==> flow/design.v <==
module calculator(
	input newkey,
	input [4:0] keycode,
	input clk,
	input rst,
	output reg [19:0] x,
	output reg led							 
	);
	localparam PLUS = 1'd0;					 
	localparam TIMES = 1'd1;				 
	localparam CLEAR20 = 20'd0;				 
	localparam CLEAR2 = 2'd0;				 
	localparam CLEAR1 = 1'd0;				 
	reg [19:0] y;
	reg op;
	reg [19:0] nextX;
	reg [19:0] nextY;
	reg nextOp;
	reg nextLED;
	reg [2:0] select;
	wire [19:0] sum;
	wire [19:0] product;
	wire [19:0] result;
	wire [19:0] ovp;						 
	wire ovs;								 
	always @ (posedge clk)
		begin
			if (rst)
				begin
					x <= CLEAR20;
					y <= CLEAR20;
					op <= CLEAR1;
					led <= CLEAR1;
				end
			else
				begin
					x <= nextX;
					y <= nextY;
					op <= nextOp;
					led <= nextLED;
				end
		end
  always @ (select, x, y, op, led, result, ovp, ovs, keycode)
		case(select)
			3'd0:						 
				begin
              		nextX = x;
					nextY = y;
					nextOp = op;
					nextLED = led;
				end
			3'd1:						 
				begin
              		nextX = CLEAR20;
					nextY = x;
					nextOp = PLUS;
					nextLED = CLEAR1;
				end
			3'd2:						 
				begin
              		nextX = CLEAR20;
					nextY = x;
					nextOp = TIMES;
					nextLED = CLEAR1;
				end
			3'd3:						 
				begin
              		nextX = result;
					nextY = y;
					nextOp = op;
					nextLED = op ? (ovp != 0) : ovs;
				end	
			3'd4:						 
				begin
              		nextX = CLEAR20;
					nextY = CLEAR20;
					nextOp = CLEAR1;				 
					nextLED = CLEAR1;
				end
			3'd7:						 
				begin
              		nextX = {x[15:0],keycode[3:0]};	 
					nextY = y;
					nextOp = op;
					nextLED = CLEAR1;
				end
			default:					 
				begin
              		nextX = x;
					nextY = y;
					nextOp = op;
					nextLED = led;
				end
		endcase
	always @ (newkey, keycode)
		begin
			if(!newkey)	select <= 3'd0;				 
			else if(keycode[4]) select <= 3'd7;		 
			else select <= keycode[2:0];			 
		end
	assign result = op ? product : sum;				 
	assign {ovp, product} = x * y;					 
	assign {ovs, sum} = x + y;						 
endmodule	
clock: 13.3 ns
lec_check: 0
cap_margin: 10
cell_pad_in_sites_detail_placement: 2
cell_pad_in_sites_global_placement: 3
core_aspect_ratio: 1.42
core_margin: 6
core_utilization: 33
cts_cluster_diameter: 45
cts_cluster_size: 31
gpl_routability_driven: 1
gpl_timing_driven: 0
hold_slack_margin: 0.12
max_routing_layer: met5
min_routing_layer: met1
place_density: 0.69
setup_slack_margin: 3.13
slew_margin: 15
tns_end_percent: 95
run.sh (not shown) runs the stock make flow with config.mk's settings and CLKGATE_MAP_FILE=.
The baseline completed without violations.
Rerun with:
--- a/flow/config.mk
+++ b/flow/config.mk
@@ -7,3 +7,3 @@
 export LEC_CHECK = 0
-export CAP_MARGIN = 10
+export CAP_MARGIN = 20
 export CELL_PAD_IN_SITES_DETAIL_PLACEMENT = 2
@@ -11,8 +11,7 @@
 export CORE_ASPECT_RATIO = 1.42
-export CORE_MARGIN = 6
+export CORE_MARGIN = 10
 export CORE_UTILIZATION = 33
-export CTS_CLUSTER_DIAMETER = 45
+export CTS_CLUSTER_DIAMETER = 333
 export CTS_CLUSTER_SIZE = 31
 export GPL_ROUTABILITY_DRIVEN = 1
-export GPL_TIMING_DRIVEN = 0
 export HOLD_SLACK_MARGIN = 0.12
@@ -20,3 +19,2 @@
 export MIN_ROUTING_LAYER = met1
-export PLACE_DENSITY = 0.69
 export SETUP_SLACK_MARGIN = 3.13
=>
- critical path depth falls by 1
- worst setup slack is better by 0.83 ns
- register-to-register slack improved by 0.83 ns
- total power falls by 4.1%
- cell count drops by 2.5%
- wire length drops by 8.3%
- maximum frequency is higher by 10%
Rerun with:
==> flow/config.mk (replaced) <==
export PLATFORM = sky130hd
export DESIGN_NAME = calculator
export DESIGN_NICKNAME = calculator
export VERILOG_FILES = /design/flow/design.v
export SDC_FILE = /design/flow/constraint.sdc
export NUM_CORES = 4
export LEC_CHECK = 0
export ABC_AREA = 1
export CAP_MARGIN = 20
export CORE_ASPECT_RATIO = 1.42
export CORE_MARGIN = 2
export CORE_UTILIZATION = 63
export CTS_CLUSTER_DIAMETER = 333
export CTS_CLUSTER_SIZE = 98
export HOLD_SLACK_MARGIN = 0.12
export MAX_ROUTING_LAYER = met4
export MIN_ROUTING_LAYER = met1
export PLACE_DENSITY = 0.35
export SETUP_SLACK_MARGIN = 3.98
export SLEW_MARGIN = 15
export TNS_END_PERCENT = 40
The new run produced a clean layout.
Die size went down by 51%.
Clock skew rises by 0.0056 ns.
Wire length shrinks by 17%.
Setup slack is better by 0.75 ns.
Total power went up by 10%.
Combinational power grows by 14%.
Utilization grows by 31 points.
Design area grows by 3.8%.
Sequential share of layout area decreases by 0.18 points.
Non-clock buffer count fell by 10.
Global-route usage climbs by 17 points.
Rerun with:
--- a/flow/config.mk
+++ b/flow/config.mk
@@ -11,5 +11,6 @@
 export CORE_MARGIN = 2
-export CORE_UTILIZATION = 63
+export CORE_UTILIZATION = 72
 export CTS_CLUSTER_DIAMETER = 333
-export CTS_CLUSTER_SIZE = 98
+export CTS_CLUSTER_SIZE = 75
+export GPL_ROUTABILITY_DRIVEN = 0
 export HOLD_SLACK_MARGIN = 0.12
@@ -17,5 +18,4 @@
 export MIN_ROUTING_LAYER = met1
-export PLACE_DENSITY = 0.35
-export SETUP_SLACK_MARGIN = 3.98
+export SETUP_SLACK_MARGIN = -0.32
 export SLEW_MARGIN = 15
-export TNS_END_PERCENT = 40
+export TNS_END_PERCENT = 5
=> The new run ran to the end with no violations. Setup slack gets worse by 0.074 ns. Final area shrinks by 0.75%. Utilization rises by 9.5 points. First-iteration DRC count climbs by 30%. Fmax goes down by 1.0%. Total power fell by 0.62%.
Power and IR drop assume default switching activity.
